$ cat flow/config.mk
export PLATFORM = sky130hd
export DESIGN_NAME = DilatedCausal1DConv
export DESIGN_NICKNAME = DilatedCausal1DConv
export VERILOG_FILES = /design/flow/design.v
export SDC_FILE = /design/flow/constraint.sdc
export NUM_CORES = 4
export LEC_CHECK = 0
export ABC_AREA = 0
export CAP_MARGIN = 35
export CORE_ASPECT_RATIO = 1.17
export CORE_MARGIN = 2
export CORE_UTILIZATION = 72
export CTS_CLUSTER_DIAMETER = 27
export CTS_CLUSTER_SIZE = 37
export HOLD_SLACK_MARGIN = -0.09
export MAX_ROUTING_LAYER = met5
export PLACE_DENSITY = 0.42
export SETUP_SLACK_MARGIN = 0.5
export SLEW_MARGIN = 20
export TNS_END_PERCENT = 70
$ cat flow/constraint.sdc
create_clock -name core_clock -period 6.23 [get_ports {clk}]
set_input_delay 1.2460 -clock core_clock [delete_from_list [all_inputs] [get_ports {clk}]]
set_output_delay 1.2460 -clock core_clock [all_outputs]
set_load 0.01 [all_outputs]
$ cat flow/design.v
`timescale 1ns / 1ps
module DilatedCausal1DConv #(
    parameter integer DILATION_FACTOR = 2,
    parameter integer KERNEL_SIZE = 3,
    parameter integer INPUT_CHANNELS = 16,
    parameter integer OUTPUT_CHANNELS = 16
)(
    input clk,
    input reset,
    input wire [INPUT_CHANNELS*8-1:0] x,  
    output reg [OUTPUT_CHANNELS*8-1:0] y,  
    input h_write,
    input [7:0] h_index_channel,
    input [7:0] h_index_filter,
    input [7:0] h_value    
    );
    localparam integer TAPS = DILATION_FACTOR*(KERNEL_SIZE-1) + 1;
    reg signed [7:0] h [0:INPUT_CHANNELS*KERNEL_SIZE-1];        
    reg signed [7:0] x_delay [0:INPUT_CHANNELS*TAPS-1];          
    reg signed [15:0] mul [0:INPUT_CHANNELS*KERNEL_SIZE-1];
    reg signed [15:0] sum [0:OUTPUT_CHANNELS-1];
    integer i,j;
    always @(posedge clk or posedge reset) begin
        if(reset) begin
        for(i = 0; i <= INPUT_CHANNELS-1; i= i+1) begin
            for (j = 0; j <= (DILATION_FACTOR*(KERNEL_SIZE-1)); j = j + 1) begin
                x_delay[i*TAPS+j] <= 8'sh0;
            end           
        end
    end
        else begin
        for(i = 0; i <= INPUT_CHANNELS-1; i= i+1) begin
            for(j=(DILATION_FACTOR*(KERNEL_SIZE-1)); j>0; j=j-1) begin
                x_delay[i*TAPS+j] <= x_delay[i*TAPS+j-1];
            end
            x_delay[i*TAPS] <= x[i*8 +: 8];
        end
    end
end
    always @ (posedge clk or posedge reset) begin  
        if(reset) begin
            for(i = 0; i <= INPUT_CHANNELS-1; i= i+1) begin
                for(j=0; j<KERNEL_SIZE; j=j+1) begin
                    h[i*KERNEL_SIZE+j] <= 8'd1 + j;
                end
            end
        end
        else begin
            for(i = 0; i <= INPUT_CHANNELS-1; i= i+1) begin
                for(j=0; j<KERNEL_SIZE; j=j+1) begin
                    if(h_write == 1 && h_index_channel == i && h_index_filter == j) begin
                        h[i*KERNEL_SIZE+j] <= h_value;
                    end
                end
            end
        end
    end    
always @(*) begin
    for(i = 0; i <= INPUT_CHANNELS-1; i= i+1) begin
        sum[i] = 0;
        for (j = 0; j < KERNEL_SIZE; j = j + 1) begin
            sum[i] = sum[i] + mul[i*KERNEL_SIZE+j];
        end
     end
end
always @(*) begin
    for(i = 0; i <= INPUT_CHANNELS-1; i= i+1) begin
        for(j=0; j< KERNEL_SIZE; j = j + 1) begin
            mul[i*KERNEL_SIZE+j] = x_delay[i*TAPS+DILATION_FACTOR * j] * h[i*KERNEL_SIZE+j];
        end
    end
end
always @(posedge clk or posedge reset) begin
    if (reset) begin
        for(i = 0; i <= OUTPUT_CHANNELS-1; i= i+1) begin
            y[i*8 +: 8] <= 8'sh0;
        end
    end
    else begin
        for(i = 0; i <= OUTPUT_CHANNELS-1; i= i+1) begin
            if(sum[i] >= 127) begin
                y[i*8 +: 8] <= 8'd127;
            end
            else if(sum[i] <=-128) begin
                y[i*8 +: 8] <= -8'd128;
            end
            else begin
                y[i*8 +: 8] <= sum[i][7:0];
            end
        end    
    end
end
endmodule
$ cat flow/run.sh
#!/bin/bash
# the make line also repeats each setting of config.mk as NAME=value (left out here)
make -C /OpenROAD-flow-scripts/flow DESIGN_CONFIG=/design/flow/config.mk WORK_HOME=/design/flow/orfs CLKGATE_MAP_FILE= finish
==> flow_summary.yaml, run 1 <==
# generated from flow reports
worst_setup_path:
  worst-r2r-cell-count: 27
  critPathCaptureType: "flip-flop"
  critical_path.max_fanout: 8
  critical-path-max-stage-delay_ns: 0.57
  critical_path.slowest_cell: "sky130_fd_sc_hd__dfrtp_2"
  critical_path.top_delay_family: "adder cells"
  rr_startpoint: "x_delay[14][7]$_DFF_PP0_"
  arrival_ns: 8.26
  worst-path-buf-inv: 11
  r2r_setup_slack_ns: -1.21
  rr_endpoint: "y[20]$_DFF_PP0_"
  worst_endpoint_required_time_ns: 7.05
  crit_top_cell: "sky130_fd_sc_hd__fa_1"
  cp-start-kind: "flip-flop"
  crit_end: "y[20]$_DFF_PP0_"
  worstSetupPathType: "flip-flop to flip-flop"
  worstSetupPathDepth: 27
  critical_path.startpoint: "x_delay[14][7]$_DFF_PP0_"
yosys:
  async_flop_share_pct: 100
  netlist_area_um2: 159000
  synth.yosys.num_cells: 15122
  top_area_contributor_share_pct: 42.8
  synth_seq_share_pct: 18.1
  yosys-dominant-comb-family: "adder cells"
  synth_top_flop_cell: "sky130_fd_sc_hd__dfrtp_1"
  synthAoiAreaFrac_pct: 2.67
  ys_types: 82
  synth.avg_cell_area_um2: 10.5
  ranking_of_synthesized_cells_by_instance_count: "4130 x sky130_fd_sc_hd__inv_1, 3408 x sky130_fd_sc_hd__fa_1, 1623 x sky130_fd_sc_hd__and2_1"
  edf_count: 0
  syn-num-nets: 19853
  yosys-top-cells-area: "sky130_fd_sc_hd__fa_1 43%, sky130_fd_sc_hd__dfrtp_1 17%, sky130_fd_sc_hd__inv_1 9.7%"
  xor_area_share_pct: 2.76
  synthesis.yosys.warnings: 5
  ys_area_um2: 159000
  synth-simple-area-share_pct: 11.9
  synth-seq-cells: 1152
  area_share_of_fa_ha_maj_cells_after_synthesis_pct: 52.0
  postSynthCellCount: 15122
  most_common_cell_in_the_synthesized_netlist: "sky130_fd_sc_hd__inv_1"
  ys_sh_mux_pct: 2.52
  top_area_cell: "sky130_fd_sc_hd__fa_1"
pwr:
  pwr.group.clock_uw: 17400
  leakagePower_uw: 0.103
  powerComb_uw: 7400
  clock_power_share_pct: 52.4
  p_seq_uw: 8430
  sw_frac_of_total_pct: 30.0
  maxPowerGroup: "clock"
  net-switching-power_uw: 9960
  fin_total_pwr_uw: 33200
  seq_power_share_pct: 25.4
  share_of_total_power_in_combinational_logic_pct: 22.3
  power_density_nw_per_um2: 167
  cell_internal_pwr_uw: 23300
  worst_ir_drop_vdd_mv: 0.340
sta:
  final-max-slew-violation-count: 0
  max-slew-margin-rel_pct: 28.3
  finalCritPeriodShare_pct: 119
  finClkSkew_ns: 0.0801
  timing_worst_slew_pin_value_ns: 1.08
  tns_ns: -67.30
  setup_ws_ns: -1.21
  setup-violations-final: 127
  finalHoldViolCount: 0
  timing.hold.ws_ns: 0.264
  period_needed_ns: 7.44
  achievable-frequency_ghz: 0.134
  grt_setup_unrepaired: "yes"
place:
  dp_hpwl_mm: 339
  dp_worst_setup_slack_ns: -0.822
  io_buffers: 282
  gp_congestion: 0.957
clock_network:
  clock_insertion_delay_worst_skew_ns: 0.92
  cts.sink_count: 1152
  htree_num_levels: 5
  cts_tree: "done"
  clk_pin_slew_worst_paths_ns: 0.05
  clock_path_buffers: 4
  clock_tree.root_cell: "sky130_fd_sc_hd__clkbuf_16"
  cts_made_buffers: 320
worst_hold_path:
  whs_path_depth: 0
  hp-class: "flip-flop to flip-flop"
  startpoint_of_the_worst_hold_path: "x_delay[38][5]$_DFF_PP0_"
  holdPathEnd: "x_delay[39][5]$_DFF_PP0_"
global_routing:
  antenna_violations_before_repair: 40
  grtUsageTotal_pct: 43.0
  gr-total-overflow: 0
  wire_length_of_the_first_global_routing_pass_mm: 747
  grt_max_degree: 159
  first_global_vias: 140821
floorplan:
  io-pin-count: 283
  chip_area_um2: 225000
  placement_rows: 186
  die_h_um: 513
  fp-utilization_pct: 72.5
  placeableCoreArea_um2: 220000
  die-width_um: 439
routing:
  route.vias.total: 123137
  detail_route.drc_violations: 0
  detailed_router_s_first_iteration_violation_count: 9211
  drt-pass1-iter-count: 6
  final_antenna_net_count: 0
  drt_wl_total_mm: 493
  route.detailed.wl_per_inst_um: 23.4
  routed_via_density: 5.85
status:
  check.faults: "negative setup slack"
  run_status: "finished with violations"
layout:
  num-nets-final: 22563
  layout-area-overhead-vs-synth_pct: 25.1
  n_fill_cell: 8714
flow_run:
  max_cap_violations: 0
  warning_count: 85
-- per-stage QoR --
| step | util [%] | cell area, um2 | instances |
|---|---|---|---|
| 6_report | 90.7 | 199000 | 21052 |
| 4_1_cts | 89.1 | 196000 | 20868 |
| 5_1_grt | 90.6 | 199000 | 21018 |
| 2_1_floorplan | - | 159000 | 15122 |
| 3_3_place_gp | 81.6 | 180000 | 20056 |
| 3_5_place_dp | 81.7 | 180000 | 20060 |
-- final cells by class --
class / count / area (um2) / share of cell area, %
Sequential cell: 1152 / 29200 / 14.6
Antenna cell: 48 / 120 / 0.0602
Multi-Input combinational cell: 9709 / 119000 / 59.8
Timing Repair Buffer: 2503 / 20300 / 10.2
Clock buffer: 382 / 8610 / 4.32
Inverter: 4146 / 15600 / 7.82
Tap cell: 2914 / 3650 / 1.83
Clock inverter: 198 / 2600 / 1.31
-- what timing repair did --
item,CTS,global route
hold buffers,0,0
cloned,0,0
endpoints found under the setup margin,128,128
resized,942,657
pin swaps,717,573
setup buffers,228,130
-- metal layers --
| layer | global-route usage (%) | vias to the layer above | wire length, um |
|---|---|---|---|
| li1 | - | 49871 | - |
| met1 | 48.2 | 62457 | 157000 |
| met2 | 74.0 | 7654 | 249000 |
| met3 | 8.65 | 3129 | 41200 |
| met4 | 29.7 | 26 | 45600 |
| met5 | 0 | - | 178 |
==> run 2: changes to the inputs <==
ABC_AREA = unset   (was 0)
CAP_MARGIN = 20   (was 35)
CORE_ASPECT_RATIO = unset   (was 1.17)
CORE_UTILIZATION = 40   (was 72)
CTS_CLUSTER_DIAMETER = unset   (was 27)
CTS_CLUSTER_SIZE = unset   (was 37)
HOLD_SLACK_MARGIN = unset   (was -0.09)
MAX_ROUTING_LAYER = unset   (was met5)
PLACE_DENSITY = unset   (was 0.42)
SETUP_SLACK_MARGIN = 0.15   (was 0.5)
TNS_END_PERCENT = unset   (was 70)
clock period = 6.95 ns   (was 6.23 ns; I/O delays follow)
==> run 2 against run 1 <==
The run now finishes clean. Setup slack improved by 1.3 ns. Clock power fell by 48%. Die area increased by 79%. Clock skew shrank 0.020 ns. Critical path depth down 6. Worst hold slack better by 0.047 ns. Fmax rose by 8.8%. Core utilization shrank 44 points. Cell count up 2.8%. Synthesized cell count unchanged. Area after synthesis did not move. Total power shrank 34%. Critical endpoint is now y[65]$_DFF_PP0_. Largest power group unchanged. Highest routed layer unchanged.
==> flow_summary.yaml, run 2 <==
# generated from flow reports
status:
  run_status: "complete, no violations"
place:
  gp_congestion: 0.852
  io_buffers: 282
  dp_worst_setup_slack_ns: -0.150
  detailed_place.area_um2: 172000
  dp_hpwl_mm: 327
yosys:
  synth-simple-area-share_pct: 11.9
  yosys-dominant-comb-family: "adder cells"
  async_flop_share_pct: 100
  synth_seq_share_pct: 18.1
  ys_area_um2: 159000
  most_common_cell_in_the_synthesized_netlist: "sky130_fd_sc_hd__inv_1"
  ys_sh_mux_pct: 2.52
  top_area_contributor_share_pct: 42.8
  ys_types: 82
  top_area_cell: "sky130_fd_sc_hd__fa_1"
  yosys-top-cells-area: "sky130_fd_sc_hd__fa_1 43%, sky130_fd_sc_hd__dfrtp_1 17%, sky130_fd_sc_hd__inv_1 9.7%"
  synth-seq-cells: 1152
  synthAoiAreaFrac_pct: 2.67
  ranking_of_synthesized_cells_by_instance_count: "4130 x sky130_fd_sc_hd__inv_1, 3408 x sky130_fd_sc_hd__fa_1, 1623 x sky130_fd_sc_hd__and2_1"
  synth_top_flop_cell: "sky130_fd_sc_hd__dfrtp_1"
  synth.avg_cell_area_um2: 10.5
  synth.yosys.num_cells: 15122
  syn-num-nets: 19853
  netlist_area_um2: 159000
  xor_area_share_pct: 2.76
  postSynthCellCount: 15122
  area_share_of_fa_ha_maj_cells_after_synthesis_pct: 52.0
  edf_count: 0
  synthesis.yosys.warnings: 5
sta:
  timing_worst_slew_pin_value_ns: 1.19
  achievable-frequency_ghz: 0.146
  period_needed_ns: 6.84
  finClkSkew_ns: 0.0605
  grt_setup_unrepaired: "yes"
  setup-violations-final: 0
  setup_ws_ns: 0.111
  finalHoldViolCount: 0
  max-slew-margin-rel_pct: 20.4
  finalCritPeriodShare_pct: 98.4
  final-max-slew-violation-count: 0
layout:
  final-comb-area_um2: 118000
  flop_area_um2: 29200
  num-nets-final: 20992
  post-route-cell-area_um2: 184000
  n_fill_cell: 36832
  layout-area-overhead-vs-synth_pct: 15.4
worst_setup_path:
  critical-path-max-stage-delay_ns: 0.58
  crit_top_cell: "sky130_fd_sc_hd__fa_1"
  r2r_setup_slack_ns: 0.11
  crit_end: "y[65]$_DFF_PP0_"
  worst-r2r-cell-count: 21
  critical_path.slowest_cell: "sky130_fd_sc_hd__or4_4"
  critical_path.cell_chain: "and2_4 -> fa_1 -> inv_1 -> fa_1 -> fa_1 -> fa_1 -> fa_1 -> fa_1 -> inv_2 -> fa_1 -> ha_4 -> buf_6 -> nand2_4 -> o21bai_4 -> a21oi_2 -> xnor2_2 -> o311ai_2 -> or4_4 -> o41ai_4 -> buf_6 -> a21oi_2"
  arrival_ns: 7.61
  critPathCaptureType: "flip-flop"
  rr_startpoint: "x_delay[44][6]$_DFF_PP0_"
  cp-start-kind: "flip-flop"
  critical_path.max_fanout: 8
  worstSetupPathDepth: 21
  critical_path.top_delay_family: "adder cells"
  worst-path-buf-inv: 4
  critical_path.startpoint: "x_delay[44][6]$_DFF_PP0_"
  rr_endpoint: "y[65]$_DFF_PP0_"
  worst_endpoint_required_time_ns: 7.72
  worstSetupPathType: "flip-flop to flip-flop"
worst_hold_path:
  hp-class: "flip-flop to flip-flop"
  holdPathEnd: "x_delay[29][3]$_DFF_PP0_"
  startpoint_of_the_worst_hold_path: "x_delay[28][3]$_DFF_PP0_"
  whs_path_depth: 0
pwr:
  cell_internal_pwr_uw: 15000
  power_density_nw_per_um2: 119
  net-switching-power_uw: 6900
  seq_power_share_pct: 34.7
  sw_frac_of_total_pct: 31.6
  worst_ir_drop_vdd_mv: 0.153
  powerComb_uw: 5200
  maxPowerGroup: "clock"
  clock_power_share_pct: 41.5
  leakagePower_uw: 0.0929
  share_of_total_power_in_combinational_logic_pct: 23.8
  pwr.group.clock_uw: 9070
  p_seq_uw: 7590
clock_network:
  htree_num_levels: 4
  clock_tree.root_cell: "sky130_fd_sc_hd__clkbuf_16"
  clk_pin_slew_worst_paths_ns: 0.06
  clock_path_buffers: 4
  cts_tree: "done"
  cts_made_buffers: 167
  cts.sink_count: 1152
  clock_insertion_delay_worst_skew_ns: 0.90
  cts_hold_buf: 0
floorplan:
  chip_area_um2: 404000
  die_h_um: 635
  die-width_um: 635
  fp-utilization_pct: 40.2
  placement_rows: 231
  placeableCoreArea_um2: 396000
  io-pin-count: 283
routing:
  drt_wl_total_mm: 404
  route.detailed.wl_per_inst_um: 18.7
  route.vias.total: 102255
  routed_via_density: 4.72
  final_antenna_net_count: 0
  detail_route.drc_violations: 0
  drt-pass1-iter-count: 7
  detailed_router_s_first_iteration_violation_count: 4845
flow_run:
  max_cap_violations: 0
  warning_count: 74
global_routing:
  grtUsageTotal_pct: 20.7
  wire_length_of_the_first_global_routing_pass_mm: 652
  antenna_violations_before_repair: 27
  first_global_vias: 112781
  grt_max_degree: 158
  gr-total-overflow: 0
[run 2: layout make-up]
class,count,share of cell area [%]
timing repair buffer,1085,4.99
clock inverter,76,0.512
sequential,1152,15.9
tap,5242,3.56
antenna,10,0.0136
clock buffer,226,2.58
inverter,4146,8.51
multi-input combinational,9709,63.9
[run 2: metal layers]
metal  vias up  wire (um)  GRT usage (%)
met3       438      16500           2.54
met2      1673     198000           34.9
li1      46560          -              -
met5         -         13              0
met4         2      11600           5.79
met1     53582     178000           28.1
[run 2: stage by stage]
step	hold slack [ns]	std cells	TNS (ns)	power, uW	utilization [%]
2_1_floorplan	0.331	15122	-	10100	-
3_5_place_dp	0.335	21014	-0.803	12200	43.4
6_report	0.312	21646	0	21900	46.4
4_1_cts	0.330	21362	0	21700	45.1
3_3_place_gp	0.331	21014	-0.314	12200	43.4
5_1_grt	0.336	21641	-0.338	23000	46.4
[run 2: repair_timing]
item                       CTS  global route
setup endpoints to repair   97           115
pin swaps                   65           445
setup buffers               46           274
resized                    194           849
==> run 3: changes to the inputs <==
ABC_AREA = 1   (was unset)
CAP_MARGIN = 35   (was 20)
CORE_ASPECT_RATIO = 1.67   (was unset)
CORE_UTILIZATION = 70   (was 40)
CTS_CLUSTER_DIAMETER = 243   (was unset)
CTS_CLUSTER_SIZE = 15   (was unset)
MAX_ROUTING_LAYER = met5   (was unset)
SETUP_SLACK_MARGIN = 1.81   (was 0.15)
clock period = 4.51 ns   (was 6.95 ns; I/O delays follow)
==> run 3 against run 2 <==
Now fails the layout checks on negative setup slack. Via count up 28%. Die area decreased by 40%. Cell area grew 8.9%. Register-to-register slack got worse by 2.0 ns. Synthesized cell count grew 28%. Sequential power is 48% higher. Clock-buffer cell count is 81 lower. Sequential share of layout area is 1.3 points lower. Flip-flop count did not move. Non-clock buffer count grew 1609. Area after synthesis grew 5.0%. Largest power group is now sequential cells.
==> flow_summary.yaml, run 3 <==
# generated from flow reports
flow_run:
  max_cap_violations: 0
  warning_count: 64
sta:
  timing_worst_slew_pin_value_ns: 1.02
  setup_ws_ns: -1.92
  max-slew-margin-rel_pct: 31.9
  grt_setup_unrepaired: "yes"
  achievable-frequency_ghz: 0.155
  finalHoldViolCount: 0
  final-max-slew-violation-count: 0
  finalCritPeriodShare_pct: 143
  period_needed_ns: 6.43
  setup-violations-final: 128
  finClkSkew_ns: 0.0680
  timing.hold.ws_ns: 0.325
yosys:
  yosys-top-cells-area: "sky130_fd_sc_hd__fa_1 41%, sky130_fd_sc_hd__dfrtp_1 16%, sky130_fd_sc_hd__inv_1 14%"
  area_share_of_fa_ha_maj_cells_after_synthesis_pct: 49.5
  ranking_of_synthesized_cells_by_instance_count: "6224 x sky130_fd_sc_hd__inv_1, 4400 x sky130_fd_sc_hd__nand2_1, 3408 x sky130_fd_sc_hd__fa_1"
  top_area_cell: "sky130_fd_sc_hd__fa_1"
  synth_seq_share_pct: 17.3
  edf_count: 0
  async_flop_share_pct: 100
  synth.avg_cell_area_um2: 8.64
  synth-simple-area-share_pct: 13.4
  synth_top_flop_cell: "sky130_fd_sc_hd__dfrtp_1"
  xor_area_share_pct: 1.79
  synthesis.yosys.warnings: 5
  netlist_area_um2: 167000
  synth.yosys.num_cells: 19381
  ys_sh_mux_pct: 0
  synth-seq-cells: 1152
  yosys-dominant-comb-family: "adder cells"
  ys_area_um2: 167000
  syn-num-nets: 24112
  postSynthCellCount: 19381
  synthAoiAreaFrac_pct: 2.01
  ys_types: 39
  top_area_contributor_share_pct: 40.8
  most_common_cell_in_the_synthesized_netlist: "sky130_fd_sc_hd__inv_1"
pwr:
  clock_power_share_pct: 38.4
  fin_total_pwr_uw: 21000
  powerComb_uw: 1760
  leakagePower_uw: 0.117
  power_density_nw_per_um2: 105
  worst_ir_drop_vdd_mv: 0.321
  p_seq_uw: 11200
  cell_internal_pwr_uw: 15000
  seq_power_share_pct: 53.2
  sw_frac_of_total_pct: 28.3
  maxPowerGroup: "sequential cells"
  share_of_total_power_in_combinational_logic_pct: 8.4
  net-switching-power_uw: 5920
  pwr.group.clock_uw: 8050
routing:
  final_antenna_net_count: 0
  detailed_router_s_first_iteration_violation_count: 7346
  route.vias.total: 130595
  routed_via_density: 5.31
  route.detailed.wl_per_inst_um: 19.3
  detail_route.drc_violations: 0
  drt-pass1-iter-count: 6
  drt_wl_total_mm: 475
floorplan:
  die-width_um: 382
  die_h_um: 636
  placement_rows: 232
  io-pin-count: 283
  placeableCoreArea_um2: 238000
  fp-utilization_pct: 70.2
  chip_area_um2: 243000
global_routing:
  grt_max_degree: 87
  first_global_vias: 145318
  wire_length_of_the_first_global_routing_pass_mm: 747
  grtUsageTotal_pct: 40.2
  gr-total-overflow: 0
  antenna_violations_before_repair: 55
layout:
  final-comb-area_um2: 118000
  flop_area_um2: 29300
  layout-area-overhead-vs-synth_pct: 19.7
  n_fill_cell: 14311
  post-route-util_pct: 84.1
  post-route-cell-area_um2: 200000
  final-instance-count-excl-fill: 24610
  num-nets-final: 26079
worst_setup_path:
  critical-path-max-stage-delay_ns: 0.60
  arrival_ns: 7.11
  crit_end: "y[90]$_DFF_PP0_"
  critical_path.slowest_cell: "sky130_fd_sc_hd__dfstp_2"
  critPathCaptureType: "flip-flop"
  r2r_setup_slack_ns: -1.92
  cp-start-kind: "flip-flop"
  rr_endpoint: "y[90]$_DFF_PP0_"
  worst_endpoint_required_time_ns: 5.19
  worstSetupPathType: "flip-flop to flip-flop"
  critical_path.cell_chain: "buf_6 -> nand2_2 -> fa_1 -> fa_1 -> fa_1 -> inv_1 -> fa_1 -> inv_1 -> fa_1 -> fa_1 -> inv_1 -> fa_2 -> ha_4 -> buf_6 -> nand2_4 -> nor2_1 -> nor2_1 -> nand2_1 -> xnor2_1 -> nand4_1 -> nor2_1 -> nand4_1 -> nand2_2 -> nand2_1"
  critical_path.max_fanout: 7
  critical_path.startpoint: "h[33][0]$_DFFE_PP1P_"
  critical_path.top_delay_family: "adder cells"
  worst-path-buf-inv: 5
  crit_top_cell: "sky130_fd_sc_hd__fa_1"
  worstSetupPathDepth: 24
  worst-r2r-cell-count: 24
  rr_startpoint: "h[33][0]$_DFFE_PP1P_"
status:
  run_status: "finished with violations"
  check.faults: "negative setup slack"
worst_hold_path:
  hp-class: "flip-flop to flip-flop"
  holdPathEnd: "x_delay[34][0]$_DFF_PP0_"
  startpoint_of_the_worst_hold_path: "x_delay[33][0]$_DFF_PP0_"
  whs_path_depth: 0
clock_network:
  cts_hold_buf: 0
  cts_made_buffers: 86
  clock_insertion_delay_worst_skew_ns: 0.78
  clk_pin_slew_worst_paths_ns: 0.10
  cts_tree: "done"
  clock_tree.root_cell: "sky130_fd_sc_hd__clkbuf_16"
  htree_num_levels: 3
  clock_path_buffers: 3
  cts.sink_count: 1152
place:
  detailed_place.area_um2: 187000
  gp_congestion: 0.946
  place_inst: 24041
  io_buffers: 282
  dp_hpwl_mm: 376
==> run 3: what timing repair did <==
item,CTS,global route
setup endpoints to repair,169,232
setup buffers,232,145
cloned,0,0
resized,1577,922
pin swaps,948,755
==> run 3: routing by layer <==
metal	part of all wire [%]	wire (um)	vias to the layer above	GRT usage [%]
li1	-	-	57739	-
met2	53	251000	5099	72.8
met3	6.2	29200	2476	7.14
met4	10	48100	30	32.3
met1	31	146000	65251	40.2
met5	0.040	189	-	0
==> run 3: layout make-up <==
cell class,instances,share of cell area [%]
diodes,39,0.0487
clock buffers,145,1.18
clock inverters,7,0.0506
inverters,6256,11.8
multi-input cells,11158,59.1
flip-flops and latches,1152,14.6
well taps,3159,1.97
repair buffers,2694,11.3
==> run 3: through the flow <==
step | setup TNS, ns | worst slack [ns]
floorplan | - | -12.24
global placement | -232.65 | -1.95
detailed placement | -242.13 | -2.05
CTS | -204.42 | -1.76
global route | -246.25 | -2.08
finish | -220.70 | -1.92
==> run 4: changes to the inputs <==
CAP_MARGIN = 30   (was 35)
CELL_PAD_IN_SITES_DETAIL_PLACEMENT = 2   (was unset)
CELL_PAD_IN_SITES_GLOBAL_PLACEMENT = 1   (was unset)
CORE_ASPECT_RATIO = unset   (was 1.67)
CORE_UTILIZATION = 32   (was 70)
CTS_CLUSTER_DIAMETER = 190   (was 243)
CTS_CLUSTER_SIZE = 12   (was 15)
GPL_ROUTABILITY_DRIVEN = 0   (was unset)
GPL_TIMING_DRIVEN = 1   (was unset)
MAX_ROUTING_LAYER = unset   (was met5)
SETUP_SLACK_MARGIN = 1.56   (was 1.81)
SLEW_MARGIN = 0   (was 20)
TNS_END_PERCENT = 10   (was unset)
clock period = 5.24 ns   (was 4.51 ns; I/O delays follow)
==> run 4 against run 3 <==
Still fails the layout checks on negative setup slack. Combinational power is 15% lower. Cell area is 0.56% lower. Worst hold slack improved by 0.012 ns. Cell count grew 15%. Synthesized cell count unchanged. Clock skew is 0.022 ns lower. Via count decreased by 1.9%. Non-clock buffer count shrank 206. Critical endpoint is now y[42]$_DFF_PP0_.
==> flow_summary.yaml, run 4 <==
# generated from flow reports
status:
  run_status: "finished with violations"
  check.faults: "negative setup slack"
yosys:
  synth-seq-cells: 1152
  ranking_of_synthesized_cells_by_instance_count: "6224 x sky130_fd_sc_hd__inv_1, 4400 x sky130_fd_sc_hd__nand2_1, 3408 x sky130_fd_sc_hd__fa_1"
  ys_area_um2: 167000
  synthesis.yosys.warnings: 5
  ys_types: 39
  xor_area_share_pct: 1.79
  yosys-dominant-comb-family: "adder cells"
  most_common_cell_in_the_synthesized_netlist: "sky130_fd_sc_hd__inv_1"
  synthAoiAreaFrac_pct: 2.01
  netlist_area_um2: 167000
  synth_seq_share_pct: 17.3
  synth-simple-area-share_pct: 13.4
  synth.avg_cell_area_um2: 8.64
  syn-num-nets: 24112
  top_area_cell: "sky130_fd_sc_hd__fa_1"
  async_flop_share_pct: 100
  synth_top_flop_cell: "sky130_fd_sc_hd__dfrtp_1"
  top_area_contributor_share_pct: 40.8
  synth.yosys.num_cells: 19381
  postSynthCellCount: 19381
  ys_sh_mux_pct: 0
  yosys-top-cells-area: "sky130_fd_sc_hd__fa_1 41%, sky130_fd_sc_hd__dfrtp_1 16%, sky130_fd_sc_hd__inv_1 14%"
  area_share_of_fa_ha_maj_cells_after_synthesis_pct: 49.5
  edf_count: 0
worst_hold_path:
  whs_path_depth: 0
  startpoint_of_the_worst_hold_path: "x_delay[33][1]$_DFF_PP0_"
  holdPathEnd: "x_delay[34][1]$_DFF_PP0_"
  hp-class: "flip-flop to flip-flop"
pwr:
  worst_ir_drop_vdd_mv: 0.286
  net-switching-power_uw: 5850
  sw_frac_of_total_pct: 29.9
  leakagePower_uw: 0.116
  fin_total_pwr_uw: 19600
  clock_power_share_pct: 43.2
  p_seq_uw: 9620
  power_density_nw_per_um2: 98.2
  pwr.group.clock_uw: 8450
  seq_power_share_pct: 49.2
  maxPowerGroup: "sequential cells"
  share_of_total_power_in_combinational_logic_pct: 7.7
  powerComb_uw: 1500
  cell_internal_pwr_uw: 13700
sta:
  achievable-frequency_ghz: 0.148
  grt_setup_unrepaired: "yes"
  setup-violations-final: 128
  max-slew-margin-rel_pct: 32.5
  finClkSkew_ns: 0.0459
  period_needed_ns: 6.78
  finalHoldViolCount: 0
  timing_worst_slew_pin_value_ns: 1.01
  finalCritPeriodShare_pct: 129
  final-max-slew-violation-count: 0
  setup_ws_ns: -1.54
routing:
  detailroute.wirelength.met2_mm: 319
  route.vias.total: 128167
  routed_via_density: 4.54
  maxUsedRoutingLayer: "met5"
  detail_route.drc_violations: 0
  drt_wl_total_mm: 599
  final_antenna_net_count: 0
  met3RoutedLength_mm: 15.5
  drt-met1-wl_mm: 246
  detailed_router_s_first_iteration_violation_count: 4959
  drt-pass1-iter-count: 5
  route.detailed.wl_per_inst_um: 21.2
floorplan:
  fp-utilization_pct: 32.1
  placement_rows: 265
  die_h_um: 727
  chip_area_um2: 529000
  io-pin-count: 283
  die-width_um: 727
  placeableCoreArea_um2: 521000
worst_setup_path:
  critical_path.startpoint: "h[15][0]$_DFFE_PP1P_"
  cp-start-kind: "flip-flop"
  crit_end: "y[42]$_DFF_PP0_"
  critical-path-max-stage-delay_ns: 0.66
  critical_path.slowest_cell: "sky130_fd_sc_hd__fa_1"
  worstSetupPathType: "flip-flop to flip-flop"
  worst_endpoint_required_time_ns: 6.12
  critical_path.top_delay_family: "adder cells"
  arrival_ns: 7.66
  rr_endpoint: "y[42]$_DFF_PP0_"
  crit_top_cell: "sky130_fd_sc_hd__fa_1"
  worstSetupPathDepth: 26
  worst-path-buf-inv: 5
  rr_startpoint: "h[15][0]$_DFFE_PP1P_"
  worst-r2r-cell-count: 26
  critPathCaptureType: "flip-flop"
  r2r_setup_slack_ns: -1.54
  critical_path.max_fanout: 7
global_routing:
  grtUsageTotal_pct: 22.6
  grt_max_degree: 126
  first_global_vias: 157072
  gr-total-overflow: 0
  antenna_violations_before_repair: 46
  wire_length_of_the_first_global_routing_pass_mm: 926
clock_network:
  cts.sink_count: 1152
  cts_made_buffers: 110
  clock_tree.root_cell: "sky130_fd_sc_hd__clkbuf_16"
  clk_pin_slew_worst_paths_ns: 0.08
  cts_tree: "done"
  htree_num_levels: 3
  clock_insertion_delay_worst_skew_ns: 0.95
  clock_path_buffers: 4
place:
  dp_hpwl_mm: 489
  io_buffers: 282
  detailed_place.area_um2: 192000
  dp_worst_setup_slack_ns: -1.67
layout:
  final-comb-area_um2: 114000
  layout-area-overhead-vs-synth_pct: 19.1
  post-route-cell-area_um2: 199000
  n_fill_cell: 57790
  flop_area_um2: 29100
  post-route-util_pct: 38.3
  num-nets-final: 25898
flow_run:
  warning_count: 69
  max_cap_violations: 0
==> run 4: stage by stage <==
stage	instances	TNS (ns)	hold WS, ns
2_1_floorplan	19381	-	0.331
3_3_place_gp	27847	-157.57	0.331
3_5_place_dp	27849	-183.97	0.336
4_1_cts	28134	-149.58	0.335
5_1_grt	28198	-192.75	0.341
6_report	28214	-154.21	0.337
==> run 4: timing repair <==
action | 4_1_cts | 5_1_grt
endpoints found under the setup margin | 128 | 128
buffers inserted | 90 | 56
cloned | 1 | 0
pin swaps | 180 | 207
hold buffers | 0 | 0
gates resized | 551 | 391
==> run 4: area by class of cell <==
class | instances | share of cell area [%]
multi-input combinational | 11158 | 57.3
sequential | 1152 | 14.6
clock inverter | 5 | 0.0257
timing repair inverter | 1 | 0.00377
antenna | 23 | 0.0289
inverter | 6256 | 11.9
clock buffer | 189 | 1.54
tap | 6942 | 4.36
timing repair buffer | 2488 | 10.3
==> run 4: per-layer routing <==
metal / vias to the layer above / track usage [%]
li1: 57356 / -
met1: 68412 / 27.9
met2: 1625 / 42.5
met3: 760 / 2.02
met4: 14 / 5.23
met5: - / 0
==> run 5: changes to the inputs <==
ABC_AREA = unset   (was 1)
CAP_MARGIN = 35   (was 30)
CELL_PAD_IN_SITES_DETAIL_PLACEMENT = unset   (was 2)
CELL_PAD_IN_SITES_GLOBAL_PLACEMENT = unset   (was 1)
CORE_ASPECT_RATIO = 0.64   (was unset)
CORE_UTILIZATION = 40   (was 32)
CTS_CLUSTER_DIAMETER = 274   (was 190)
CTS_CLUSTER_SIZE = unset   (was 12)
GPL_ROUTABILITY_DRIVEN = unset   (was 0)
GPL_TIMING_DRIVEN = unset   (was 1)
HOLD_SLACK_MARGIN = 0.05   (was unset)
SETUP_SLACK_MARGIN = 0.51   (was 1.56)
SLEW_MARGIN = 20   (was 0)
TNS_END_PERCENT = unset   (was 10)
clock period = 7.0 ns   (was 5.24 ns; I/O delays follow)
==> run 5 against run 4 <==
The run now finishes clean. Clock skew is 0.014 ns higher. Critical path type unchanged. Routed wire length is 28% lower. Clock power up 2.5%. Global-route usage shrank 0.58 points. Die area down 24%. Highest routed layer unchanged. Cell area decreased by 7.6%. Synthesized cell count is 22% lower.
==> flow_summary.yaml, run 5 <==
# generated from flow reports
flow_run:
  max_cap_violations: 0
  warning_count: 78
status:
  run_status: "complete, no violations"
yosys:
  yosys-dominant-comb-family: "adder cells"
  ranking_of_synthesized_cells_by_instance_count: "4130 x sky130_fd_sc_hd__inv_1, 3408 x sky130_fd_sc_hd__fa_1, 1623 x sky130_fd_sc_hd__and2_1"
  top_area_cell: "sky130_fd_sc_hd__fa_1"
  xor_area_share_pct: 2.76
  synth-simple-area-share_pct: 11.9
  top_area_contributor_share_pct: 42.8
  ys_sh_mux_pct: 2.52
  synthAoiAreaFrac_pct: 2.67
  yosys-top-cells-area: "sky130_fd_sc_hd__fa_1 43%, sky130_fd_sc_hd__dfrtp_1 17%, sky130_fd_sc_hd__inv_1 9.7%"
  synthesis.yosys.warnings: 5
  ys_area_um2: 159000
  synth.avg_cell_area_um2: 10.5
  edf_count: 0
  most_common_cell_in_the_synthesized_netlist: "sky130_fd_sc_hd__inv_1"
  ys_types: 82
  postSynthCellCount: 15122
  synth_seq_share_pct: 18.1
  async_flop_share_pct: 100
  area_share_of_fa_ha_maj_cells_after_synthesis_pct: 52.0
  syn-num-nets: 19853
  synth_top_flop_cell: "sky130_fd_sc_hd__dfrtp_1"
  netlist_area_um2: 159000
  synth-seq-cells: 1152
  synth.yosys.num_cells: 15122
sta:
  max-slew-margin-rel_pct: 32.7
  timing_worst_slew_pin_value_ns: 1.01
  final-max-slew-violation-count: 0
  finClkSkew_ns: 0.0596
  finalHoldViolCount: 0
  period_needed_ns: 6.78
  finalCritPeriodShare_pct: 96.8
  setup_ws_ns: 0.223
  achievable-frequency_ghz: 0.148
  setup-violations-final: 0
  grt_setup_unrepaired: "yes"
worst_setup_path:
  worst-path-buf-inv: 8
  worst_endpoint_required_time_ns: 7.75
  critical-path-max-stage-delay_ns: 0.57
  worstSetupPathType: "flip-flop to flip-flop"
  critical_path.slowest_cell: "sky130_fd_sc_hd__fa_1"
  arrival_ns: 7.52
  crit_end: "y[67]$_DFF_PP0_"
  worst-r2r-cell-count: 25
  critical_path.top_delay_family: "adder cells"
  critical_path.max_fanout: 7
  rr_endpoint: "y[67]$_DFF_PP0_"
  r2r_setup_slack_ns: 0.22
  crit_top_cell: "sky130_fd_sc_hd__fa_1"
  critical_path.startpoint: "h[24][3]$_DFFE_PP0P_"
  worstSetupPathDepth: 25
  critPathCaptureType: "flip-flop"
  rr_startpoint: "h[24][3]$_DFFE_PP0P_"
  cp-start-kind: "flip-flop"
worst_hold_path:
  startpoint_of_the_worst_hold_path: "x_delay[38][1]$_DFF_PP0_"
  hp-class: "flip-flop to flip-flop"
  holdPathEnd: "x_delay[39][1]$_DFF_PP0_"
  whs_path_depth: 0
routing:
  drt-pass1-iter-count: 5
  route.detailed.wl_per_inst_um: 19.9
  routed_via_density: 4.74
  drt_wl_total_mm: 432
  detail_route.drc_violations: 0
  route.vias.total: 102888
  detailed_router_s_first_iteration_violation_count: 6829
  final_antenna_net_count: 0
global_routing:
  gr-total-overflow: 0
  wire_length_of_the_first_global_routing_pass_mm: 680
  antenna_violations_before_repair: 35
  grt_max_degree: 135
  grtUsageTotal_pct: 22.1
  first_global_vias: 110065
pwr:
  leakagePower_uw: 0.0927
  sw_frac_of_total_pct: 32.4
  worst_ir_drop_vdd_mv: 0.175
  share_of_total_power_in_combinational_logic_pct: 24.5
  fin_total_pwr_uw: 21500
  power_density_nw_per_um2: 117
  clock_power_share_pct: 40.2
  seq_power_share_pct: 35.3
  p_seq_uw: 7600
  pwr.group.clock_uw: 8660
  maxPowerGroup: "clock"
  net-switching-power_uw: 6970
  cell_internal_pwr_uw: 14600
  powerComb_uw: 5290
place:
  dp_worst_setup_slack_ns: -0.0911
  dp_hpwl_mm: 356
  gp_congestion: 0.896
  io_buffers: 282
clock_network:
  cts_tree: "done"
  clock_insertion_delay_worst_skew_ns: 0.88
  clock_tree.root_cell: "sky130_fd_sc_hd__clkbuf_16"
  htree_num_levels: 4
  clock_path_buffers: 4
  cts.sink_count: 1152
  cts_made_buffers: 156
  clk_pin_slew_worst_paths_ns: 0.07
floorplan:
  placeableCoreArea_um2: 397000
  fp-utilization_pct: 40.2
  io-pin-count: 283
  die_h_um: 509
  chip_area_um2: 404000
  placement_rows: 185
  die-width_um: 793
layout:
  n_fill_cell: 37102
  layout-area-overhead-vs-synth_pct: 15.5
  num-nets-final: 20971
-- run 5: per-layer routing --
metal  global-route usage [%]  up-vias  wire length, um
met5                        0        -               60
met4                     4.09        8             8110
met3                     5.54      339            36000
met2                     29.5     2832           171000
met1                     35.8    53127           217000
li1                         -    46582                -
-- run 5: layout make-up --
class | instances | area, um2 | share of cell area, %
clock inverter | 79 | 1040 | 0.567
multi-input combinational | 9709 | 118000 | 64.0
tap | 5329 | 6670 | 3.62
inverter | 4146 | 15700 | 8.50
clock buffer | 198 | 4250 | 2.31
antenna | 38 | 95.1 | 0.0516
sequential | 1152 | 29300 | 15.9
timing repair buffer | 1075 | 9350 | 5.08
-- run 5: per-stage QoR --
step	instance area (um2)	hold slack [ns]	utilization [%]	setup TNS (ns)	cells
finish	184000	0.323	46.4	0	21726
detailed placement	172000	0.335	43.5	-0.900	21109
floorplan	160000	0.331	-	-	15122
global route	184000	0.338	46.4	0	21718
CTS	181000	0.327	45.7	0	21552
global placement	172000	0.331	43.4	-0.0571	21095
-- run 5: timing repair --
| item | 4_1_cts | 5_1_grt |
|---|---|---|
| setup endpoints to repair | 121 | 126 |
| cloned | 0 | 0 |
| buffers inserted | 166 | 135 |
| pin swaps | 303 | 327 |
| hold buffers | 0 | 0 |
| gates resized | 578 | 577 |
==> run 6: changes to the inputs <==
CAP_MARGIN = 20   (was 35)
CELL_PAD_IN_SITES_DETAIL_PLACEMENT = 0   (was unset)
CORE_ASPECT_RATIO = unset   (was 0.64)
CORE_UTILIZATION = 45   (was 40)
CTS_CLUSTER_DIAMETER = unset   (was 274)
CTS_CLUSTER_SIZE = 60   (was unset)
GPL_ROUTABILITY_DRIVEN = 0   (was unset)
HOLD_SLACK_MARGIN = unset   (was 0.05)
MAX_ROUTING_LAYER = met5   (was unset)
PLACE_DENSITY_LB_ADDON = 0.14   (was unset)
SETUP_SLACK_MARGIN = 0.7   (was 0.51)
clock period = 4.53 ns   (was 7.0 ns; I/O delays follow)
==> run 6 against run 5 <==
Sequential power rose by 53%. Worst hold slack improved by 0.0086 ns. Highest routed layer unchanged. Flip-flop count did not move. Cell count rose by 4.8%. Cell area rose by 7.8%. Setup slack got worse by 2.5 ns. Critical path depth fell by 2. Synthesized cell count did not move. Combinational power rose by 86%. Routed wire length fell by 3.7%. Fmax fell by 0.45%. The layout now fails its checks (negative setup slack). Sequential share of layout area fell by 1.2 points.
==> flow_summary.yaml, run 6 <==
# generated from flow reports
status:
  run_status: "finished with violations"
  check.faults: "negative setup slack"
worst_hold_path:
  hp-class: "flip-flop to flip-flop"
  holdPathEnd: "x_delay[9][6]$_DFF_PP0_"
  startpoint_of_the_worst_hold_path: "x_delay[8][6]$_DFF_PP0_"
  whs_path_depth: 0
worst_setup_path:
  rr_endpoint: "y[74]$_DFF_PP0_"
  rr_startpoint: "h[27][0]$_DFFE_PP1P_"
  critical_path.cell_chain: "buf_6 -> buf_6 -> and2_4 -> fa_1 -> ha_4 -> inv_2 -> fa_1 -> inv_1 -> fa_1 -> fa_1 -> fa_1 -> fa_1 -> inv_2 -> fa_2 -> nor2b_4 -> o31a_1 -> o221ai_4 -> xor2_1 -> nand4_1 -> or4_4 -> and2b_4 -> buf_6 -> a21o_1"
  critical_path.max_fanout: 4
  worst-path-buf-inv: 6
  critical_path.top_delay_family: "adder cells"
  cp-start-kind: "flip-flop"
  critical-path-max-stage-delay_ns: 0.59
  arrival_ns: 7.58
  r2r_setup_slack_ns: -2.28
  worstSetupPathType: "flip-flop to flip-flop"
  crit_top_cell: "sky130_fd_sc_hd__fa_1"
  critPathCaptureType: "flip-flop"
  crit_end: "y[74]$_DFF_PP0_"
  worst_endpoint_required_time_ns: 5.30
  worstSetupPathDepth: 23
  critical_path.startpoint: "h[27][0]$_DFFE_PP1P_"
  worst-r2r-cell-count: 23
  critical_path.slowest_cell: "sky130_fd_sc_hd__dfstp_2"
clock_network:
  cts_made_buffers: 167
  clk_pin_slew_worst_paths_ns: 0.06
  htree_num_levels: 4
  clock_insertion_delay_worst_skew_ns: 0.90
  cts_hold_buf: 0
  clock_tree.root_cell: "sky130_fd_sc_hd__clkbuf_16"
  cts_tree: "done"
  clock_path_buffers: 4
  cts.sink_count: 1152
sta:
  timing_worst_slew_pin_value_ns: 1.12
  finClkSkew_ns: 0.0470
  achievable-frequency_ghz: 0.147
  setup-violations-final: 128
  period_needed_ns: 6.81
  max-slew-margin-rel_pct: 25.2
  finalCritPeriodShare_pct: 150
  grt_setup_unrepaired: "yes"
  setup_ws_ns: -2.28
  finalHoldViolCount: 0
  final-max-slew-violation-count: 0
yosys:
  synth-simple-area-share_pct: 11.9
  edf_count: 0
  xor_area_share_pct: 2.76
  top_area_cell: "sky130_fd_sc_hd__fa_1"
  ys_types: 82
  syn-num-nets: 19853
  synth_seq_share_pct: 18.1
  synth-seq-cells: 1152
  postSynthCellCount: 15122
  synth.yosys.num_cells: 15122
  async_flop_share_pct: 100
  netlist_area_um2: 159000
  yosys-dominant-comb-family: "adder cells"
  synth.avg_cell_area_um2: 10.5
  area_share_of_fa_ha_maj_cells_after_synthesis_pct: 52.0
  synthAoiAreaFrac_pct: 2.67
  most_common_cell_in_the_synthesized_netlist: "sky130_fd_sc_hd__inv_1"
  synth_top_flop_cell: "sky130_fd_sc_hd__dfrtp_1"
  ys_sh_mux_pct: 2.52
  synthesis.yosys.warnings: 5
  ys_area_um2: 159000
  yosys-top-cells-area: "sky130_fd_sc_hd__fa_1 43%, sky130_fd_sc_hd__dfrtp_1 17%, sky130_fd_sc_hd__inv_1 9.7%"
  top_area_contributor_share_pct: 42.8
  ranking_of_synthesized_cells_by_instance_count: "4130 x sky130_fd_sc_hd__inv_1, 3408 x sky130_fd_sc_hd__fa_1, 1623 x sky130_fd_sc_hd__and2_1"
routing:
  detail_route.drc_violations: 0
  route.detailed.wl_per_inst_um: 18.3
  routed_via_density: 4.71
  route.vias.total: 107265
  detailed_router_s_first_iteration_violation_count: 4948
  drt_wl_total_mm: 416
  drt-pass1-iter-count: 8
  final_antenna_net_count: 0
pwr:
  sw_frac_of_total_pct: 31.0
  worst_ir_drop_vdd_mv: 0.309
  clock_power_share_pct: 40.5
  cell_internal_pwr_uw: 24900
  power_density_nw_per_um2: 182
  leakagePower_uw: 0.102
  seq_power_share_pct: 32.1
  p_seq_uw: 11600
  pwr.group.clock_uw: 14600
  maxPowerGroup: "clock"
  share_of_total_power_in_combinational_logic_pct: 27.3
  net-switching-power_uw: 11200
  powerComb_uw: 9850
floorplan:
  die-width_um: 599
  die_h_um: 599
  placeableCoreArea_um2: 353000
  chip_area_um2: 359000
  fp-utilization_pct: 45.2
  io-pin-count: 283
  placement_rows: 218
global_routing:
  first_global_vias: 119417
  grt_max_degree: 94
  antenna_violations_before_repair: 23
  wire_length_of_the_first_global_routing_pass_mm: 678
  gr-total-overflow: 0
  grtUsageTotal_pct: 24.4
layout:
  num-nets-final: 22607
  layout-area-overhead-vs-synth_pct: 24.5
  final-instance-count-excl-fill: 22763
  post-route-util_pct: 56.3
place:
  dp_worst_setup_slack_ns: -2.42
  dp_hpwl_mm: 341
  io_buffers: 282
  place_inst: 22128
flow_run:
  warning_count: 61
  max_cap_violations: 0
run 6: cell type report:
cell class | instances | area [um2]
antenna | 18 | 45.0
clock buffer | 238 | 4890
clock inverter | 70 | 1080
fill | 31081 | 154000
inverter | 4146 | 15600
multi-input combinational | 9709 | 120000
sequential | 1152 | 29200
tap | 4730 | 5920
timing repair buffer | 2700 | 22200
run 6: what timing repair did:
item	4_1_cts	5_1_grt
gates resized	1072	600
gates cloned	0	0
buffers inserted	213	96
endpoints found under the setup margin	128	128
pin swaps	779	569
run 6: per-stage QoR:
step / power (uW) / setup TNS, ns / cell area [um2] / hold WS [ns]
finish: 36000 / -250.86 / 199000 / 0.332
global route: 37900 / -278.82 / 199000 / 0.338
CTS: 35900 / -251.36 / 196000 / 0.335
detailed placement: 19800 / -283.92 / 184000 / 0.335
global placement: 19800 / -280.93 / 184000 / 0.331
floorplan: 15500 / - / 160000 / 0.331
run 6: metal layers:
layer	global-route usage, %	part of all wire [%]
met5	0	0.0029
met4	5.72	2.7
met3	2.68	3.9
met2	41.4	49
met1	33.7	44
==> run 7: changes to the inputs <==
CELL_PAD_IN_SITES_DETAIL_PLACEMENT = unset   (was 0)
CORE_UTILIZATION = 72   (was 45)
CTS_CLUSTER_DIAMETER = 79   (was unset)
CTS_CLUSTER_SIZE = 13   (was 60)
GPL_ROUTABILITY_DRIVEN = unset   (was 0)
MAX_ROUTING_LAYER = unset   (was met5)
PLACE_DENSITY_LB_ADDON = unset   (was 0.14)
SETUP_SLACK_MARGIN = 0.72   (was 0.7)
clock period = 6.08 ns   (was 4.53 ns; I/O delays follow)
==> run 7 against run 6 <==
The layout still fails its checks (negative setup slack). Worst hold slack improved by 0.0016 ns. Critical path depth is the same. Clock skew fell by 0.011 ns. Highest routed layer unchanged. Clock-buffer cell count decreased by 70. Cell count decreased by 9.0%. Largest cell class unchanged. Combinational power shrank 26%. Cell area fell by 3.1%. First-iteration DRC count rose by 88%. Sequential share of layout area is 0.46 points higher. Via count is 11% higher. Clock power is 47% lower.
==> flow_summary.yaml, run 7 <==
# generated from flow reports
layout:
  layout-area-overhead-vs-synth_pct: 20.7
  num-nets-final: 22347
  post-route-util_pct: 87.5
  post-route-cell-area_um2: 192000
  final-instance-count-excl-fill: 20725
  n_fill_cell: 10412
global_routing:
  first_global_vias: 134054
  antenna_violations_before_repair: 24
  grtUsageTotal_pct: 40.7
  wire_length_of_the_first_global_routing_pass_mm: 708
  gr-total-overflow: 0
  grt_max_degree: 160
sta:
  setup_ws_ns: -0.967
  finClkSkew_ns: 0.0359
  tns_ns: -81.04
  period_needed_ns: 7.05
  max-slew-margin-rel_pct: 13.9
  finalHoldViolCount: 0
  timing.hold.ws_ns: 0.334
  timing_worst_slew_pin_value_ns: 1.29
  final-max-slew-violation-count: 0
  achievable-frequency_ghz: 0.142
  setup-violations-final: 127
  grt_setup_unrepaired: "yes"
  finalCritPeriodShare_pct: 116
yosys:
  synth-seq-cells: 1152
  xor_area_share_pct: 2.76
  ys_sh_mux_pct: 2.52
  yosys-dominant-comb-family: "adder cells"
  postSynthCellCount: 15122
  area_share_of_fa_ha_maj_cells_after_synthesis_pct: 52.0
  synth-simple-area-share_pct: 11.9
  synth_top_flop_cell: "sky130_fd_sc_hd__dfrtp_1"
  top_area_contributor_share_pct: 42.8
  async_flop_share_pct: 100
  synthAoiAreaFrac_pct: 2.67
  synth.avg_cell_area_um2: 10.5
  most_common_cell_in_the_synthesized_netlist: "sky130_fd_sc_hd__inv_1"
  synth.yosys.num_cells: 15122
  top_area_cell: "sky130_fd_sc_hd__fa_1"
  ys_types: 82
  syn-num-nets: 19853
  ys_area_um2: 159000
  synth_seq_share_pct: 18.1
  ranking_of_synthesized_cells_by_instance_count: "4130 x sky130_fd_sc_hd__inv_1, 3408 x sky130_fd_sc_hd__fa_1, 1623 x sky130_fd_sc_hd__and2_1"
  synthesis.yosys.warnings: 5
  edf_count: 0
  yosys-top-cells-area: "sky130_fd_sc_hd__fa_1 43%, sky130_fd_sc_hd__dfrtp_1 17%, sky130_fd_sc_hd__inv_1 9.7%"
  netlist_area_um2: 159000
clock_network:
  cts_tree: "done"
  clock_path_buffers: 3
  clock_insertion_delay_worst_skew_ns: 0.83
  clock_tree.root_cell: "sky130_fd_sc_hd__clkbuf_16"
  cts.sink_count: 1152
  clk_pin_slew_worst_paths_ns: 0.08
  cts_made_buffers: 117
  htree_num_levels: 3
worst_setup_path:
  rr_endpoint: "y[0]$_DFF_PP0_"
  worstSetupPathDepth: 23
  worst-path-buf-inv: 8
  worst_endpoint_required_time_ns: 6.84
  r2r_setup_slack_ns: -0.97
  crit_end: "y[0]$_DFF_PP0_"
  critical_path.startpoint: "h[0][0]$_DFFE_PP1P_"
  critical_path.slowest_cell: "sky130_fd_sc_hd__fa_2"
  cp-start-kind: "flip-flop"
  critical_path.cell_chain: "buf_6 -> nand2_4 -> inv_4 -> fa_2 -> buf_6 -> buf_4 -> fa_1 -> inv_1 -> fa_1 -> fa_1 -> inv_1 -> fa_1 -> fa_1 -> inv_1 -> fa_2 -> inv_2 -> ha_4 -> nand3_1 -> o21ai_4 -> xnor2_2 -> or4_4 -> o21ai_4 -> a21o_1"
  crit_top_cell: "sky130_fd_sc_hd__fa_1"
  critical-path-max-stage-delay_ns: 0.66
  worstSetupPathType: "flip-flop to flip-flop"
  arrival_ns: 7.81
  worst-r2r-cell-count: 23
  critical_path.top_delay_family: "adder cells"
  critPathCaptureType: "flip-flop"
  critical_path.max_fanout: 7
  rr_startpoint: "h[0][0]$_DFFE_PP1P_"
floorplan:
  fp-utilization_pct: 72.5
  placeableCoreArea_um2: 220000
  chip_area_um2: 225000
  die-width_um: 475
  placement_rows: 172
  io-pin-count: 283
  die_h_um: 475
pwr:
  share_of_total_power_in_combinational_logic_pct: 30.7
  sw_frac_of_total_pct: 33.2
  power_density_nw_per_um2: 123
  maxPowerGroup: "sequential cells"
  clock_power_share_pct: 32.8
  cell_internal_pwr_uw: 15800
  powerComb_uw: 7280
  seq_power_share_pct: 36.5
  p_seq_uw: 8630
  pwr.group.clock_uw: 7780
  leakagePower_uw: 0.0997
  worst_ir_drop_vdd_mv: 0.248
  net-switching-power_uw: 7870
routing:
  route.vias.total: 119088
  maxUsedRoutingLayer: "met5"
  detailed_router_s_first_iteration_violation_count: 9300
  drt-pass1-iter-count: 6
  met3RoutedLength_mm: 37.8
  detailroute.wirelength.met2_mm: 233
  final_antenna_net_count: 0
  detail_route.drc_violations: 0
  drt_wl_total_mm: 463
  routed_via_density: 5.75
  drt-met1-wl_mm: 160
  route.detailed.wl_per_inst_um: 22.4
place:
  place_inst: 20137
  io_buffers: 282
  detailed_place.area_um2: 180000
  dp_hpwl_mm: 336
  gp_congestion: 0.959
flow_run:
  max_cap_violations: 0
  warning_count: 84
status:
  run_status: "finished with violations"
  check.faults: "negative setup slack"
worst_hold_path:
  startpoint_of_the_worst_hold_path: "x_delay[46][0]$_DFF_PP0_"
  holdPathEnd: "x_delay[47][0]$_DFF_PP0_"
  hp-class: "flip-flop to flip-flop"
  whs_path_depth: 0
==> run 7: cell type report <==
cell class / instances / area (um2) / area share (%)
repair buffers: 2490 / 20200 / 10.5
well taps: 2958 / 3700 / 1.92
diodes: 58 / 145 / 0.0755
inverters: 4146 / 15600 / 8.11
multi-input cells: 9709 / 120000 / 62.2
clock inverters: 44 / 643 / 0.334
flip-flops and latches: 1152 / 29200 / 15.2
clock buffers: 168 / 3210 / 1.67
==> run 7: timing repair <==
action / 4_1_cts / 5_1_grt
hold buffers: 0 / 0
setup endpoints to repair: 128 / 128
pin swaps: 783 / 554
setup buffers: 198 / 120
gates resized: 1005 / 634
==> run 7: metal layers <==
layer	track usage (%)	vias to the layer above
li1	-	49316
met1	50.4	60860
met2	68.5	6654
met3	6.93	2248
met4	22.3	10
met5	0	-
==> run 7: stage by stage <==
stage	total power, uW	worst slack [ns]
CTS	23000	-0.765
global route	24500	-1.06
global placement	14300	-0.822
finish	23700	-0.967
floorplan	11600	-10.99
detailed placement	14500	-0.909
==> run 8: changes to the inputs <==
ABC_AREA = 1   (was unset)
CTS_CLUSTER_DIAMETER = 397   (was 79)
PLACE_DENSITY = 0.4   (was unset)
SETUP_SLACK_MARGIN = unset   (was 0.72)
clock period = 3.86 ns   (was 6.08 ns; I/O delays follow)
==> run 8 against run 7 <==
Synthesized cell count grew 28%. Fmax grew 10%. Area after synthesis grew 5.0%. Still fails the layout checks on negative setup slack. Sequential share of layout area shrank 0.61 points. First-iteration DRC count grew 0.81%. Routed wire length shrank 2.0%. Cell area grew 4.5%.
==> flow_summary.yaml, run 8 <==
# generated from flow reports
yosys:
  synth-simple-area-share_pct: 13.4
  area_share_of_fa_ha_maj_cells_after_synthesis_pct: 49.5
  ys_types: 39
  edf_count: 0
  ys_sh_mux_pct: 0
  synth-seq-cells: 1152
  xor_area_share_pct: 1.79
  synthAoiAreaFrac_pct: 2.01
  ranking_of_synthesized_cells_by_instance_count: "6224 x sky130_fd_sc_hd__inv_1, 4400 x sky130_fd_sc_hd__nand2_1, 3408 x sky130_fd_sc_hd__fa_1"
  yosys-dominant-comb-family: "adder cells"
  top_area_contributor_share_pct: 40.8
  synth_seq_share_pct: 17.3
  synthesis.yosys.warnings: 5
  synth_top_flop_cell: "sky130_fd_sc_hd__dfrtp_1"
  yosys-top-cells-area: "sky130_fd_sc_hd__fa_1 41%, sky130_fd_sc_hd__dfrtp_1 16%, sky130_fd_sc_hd__inv_1 14%"
  netlist_area_um2: 167000
  synth.yosys.num_cells: 19381
  async_flop_share_pct: 100
  most_common_cell_in_the_synthesized_netlist: "sky130_fd_sc_hd__inv_1"
  postSynthCellCount: 19381
  ys_area_um2: 167000
  syn-num-nets: 24112
  synth.avg_cell_area_um2: 8.64
  top_area_cell: "sky130_fd_sc_hd__fa_1"
clock_network:
  clock_tree.root_cell: "sky130_fd_sc_hd__clkbuf_16"
  cts_made_buffers: 98
  clk_pin_slew_worst_paths_ns: 0.08
  cts.sink_count: 1152
  htree_num_levels: 3
  cts_tree: "done"
  clock_insertion_delay_worst_skew_ns: 0.81
  clock_path_buffers: 3
  cts_hold_buf: 0
worst_setup_path:
  crit_top_cell: "sky130_fd_sc_hd__fa_1"
  r2r_setup_slack_ns: -2.52
  worstSetupPathType: "flip-flop to flip-flop"
  rr_startpoint: "h[1][7]$_DFFE_PP0P_"
  critical_path.max_fanout: 7
  critical_path.top_delay_family: "adder cells"
  arrival_ns: 7.05
  critical_path.startpoint: "h[1][7]$_DFFE_PP0P_"
  worst-path-buf-inv: 7
  cp-start-kind: "flip-flop"
  worstSetupPathDepth: 26
  worst-r2r-cell-count: 26
  critPathCaptureType: "flip-flop"
  rr_endpoint: "y[1]$_DFF_PP0_"
  critical_path.slowest_cell: "sky130_fd_sc_hd__fa_1"
  critical-path-max-stage-delay_ns: 0.57
  crit_end: "y[1]$_DFF_PP0_"
  worst_endpoint_required_time_ns: 4.53
place:
  dp_hpwl_mm: 346
  gp_congestion: 0.925
  io_buffers: 282
routing:
  detailed_router_s_first_iteration_violation_count: 9375
  route.detailed.wl_per_inst_um: 18.5
  routed_via_density: 5.30
  detail_route.drc_violations: 0
  final_antenna_net_count: 0
  route.vias.total: 130019
  drt_wl_total_mm: 454
  drt-pass1-iter-count: 9
floorplan:
  placeableCoreArea_um2: 232000
  io-pin-count: 283
  chip_area_um2: 236000
  fp-utilization_pct: 72.2
  die_h_um: 486
  die-width_um: 486
  placement_rows: 177
flow_run:
  warning_count: 68
  max_cap_violations: 0
sta:
  max-slew-margin-rel_pct: 34.0
  period_needed_ns: 6.38
  setup_ws_ns: -2.52
  grt_setup_unrepaired: "yes"
  setup-violations-final: 128
  timing_worst_slew_pin_value_ns: 0.990
  finalCritPeriodShare_pct: 165
  final-max-slew-violation-count: 0
  finClkSkew_ns: 0.0427
  timing.hold.ws_ns: 0.335
  achievable-frequency_ghz: 0.157
  tns_ns: -300.38
  finalHoldViolCount: 0
pwr:
  share_of_total_power_in_combinational_logic_pct: 8.1
  sw_frac_of_total_pct: 28.0
  powerComb_uw: 2060
  pwr.group.clock_uw: 10200
  clock_power_share_pct: 40.5
  seq_power_share_pct: 51.4
  power_density_nw_per_um2: 126
  worst_ir_drop_vdd_mv: 0.387
  p_seq_uw: 13000
  cell_internal_pwr_uw: 18200
  net-switching-power_uw: 7080
  maxPowerGroup: "sequential cells"
  leakagePower_uw: 0.118
status:
  check.faults: "negative setup slack"
  run_status: "finished with violations"
global_routing:
  wire_length_of_the_first_global_routing_pass_mm: 729
  grt_max_degree: 116
  first_global_vias: 141050
  grtUsageTotal_pct: 39.5
  grtUsageMet1_pct: 50.8
  antenna_violations_before_repair: 26
  globalRouteMet2Util_pct: 66.3
  groute.layer.met3.usage_pct: 6.33
  gr-total-overflow: 0
  global_route.peak_usage_layer: "met2"
worst_hold_path:
  hp-class: "flip-flop to flip-flop"
  startpoint_of_the_worst_hold_path: "x_delay[43][0]$_DFF_PP0_"
  holdPathEnd: "x_delay[44][0]$_DFF_PP0_"
  whs_path_depth: 0
layout:
  layout-area-overhead-vs-synth_pct: 20.0
  num-nets-final: 26119
  n_fill_cell: 12576
run 8: final cells by class:
cell class / instances / area (um2) / area share [%]
Antenna cell: 20 / 50.0 / 0.0249
Clock buffer: 176 / 2810 / 1.40
Clock inverter: 3 / 25.0 / 0.0125
Inverter: 6256 / 23700 / 11.8
Multi-Input combinational cell: 11158 / 119000 / 59.0
Sequential cell: 1152 / 29200 / 14.6
Tap cell: 3043 / 3810 / 1.89
Timing Repair Buffer: 2721 / 22700 / 11.3
Timing Repair inverter: 1 / 5.00 / 0.00249
run 8: through the flow:
step	util, %	instances	area (um2)	setup slack [ns]	total power (uW)
after global routing	86.6	24521	201000	-2.68	25900
after global placement	80.4	23896	186000	-2.76	14900
after floorplan	-	19381	168000	-12.76	13600
final	86.7	24530	201000	-2.52	25300
after detailed placement	80.4	23896	186000	-2.79	14900
after CTS	85.1	24392	197000	-2.35	25200
run 8: layer usage:
| layer | vias up | routed length, um |
|---|---|---|
| li1 | 57839 | - |
| met1 | 65091 | 168000 |
| met2 | 5530 | 225000 |
| met3 | 1549 | 35800 |
| met4 | 10 | 25400 |
| met5 | - | 66 |
run 8: what timing repair did:
action | in CTS | in global routing
endpoints found under the setup margin | 128 | 128
gates cloned | 0 | 1
resized | 1680 | 944
buffers inserted | 322 | 120
pin swaps | 1026 | 778
No activity file was given, so power comes from the tool's default toggle rates.
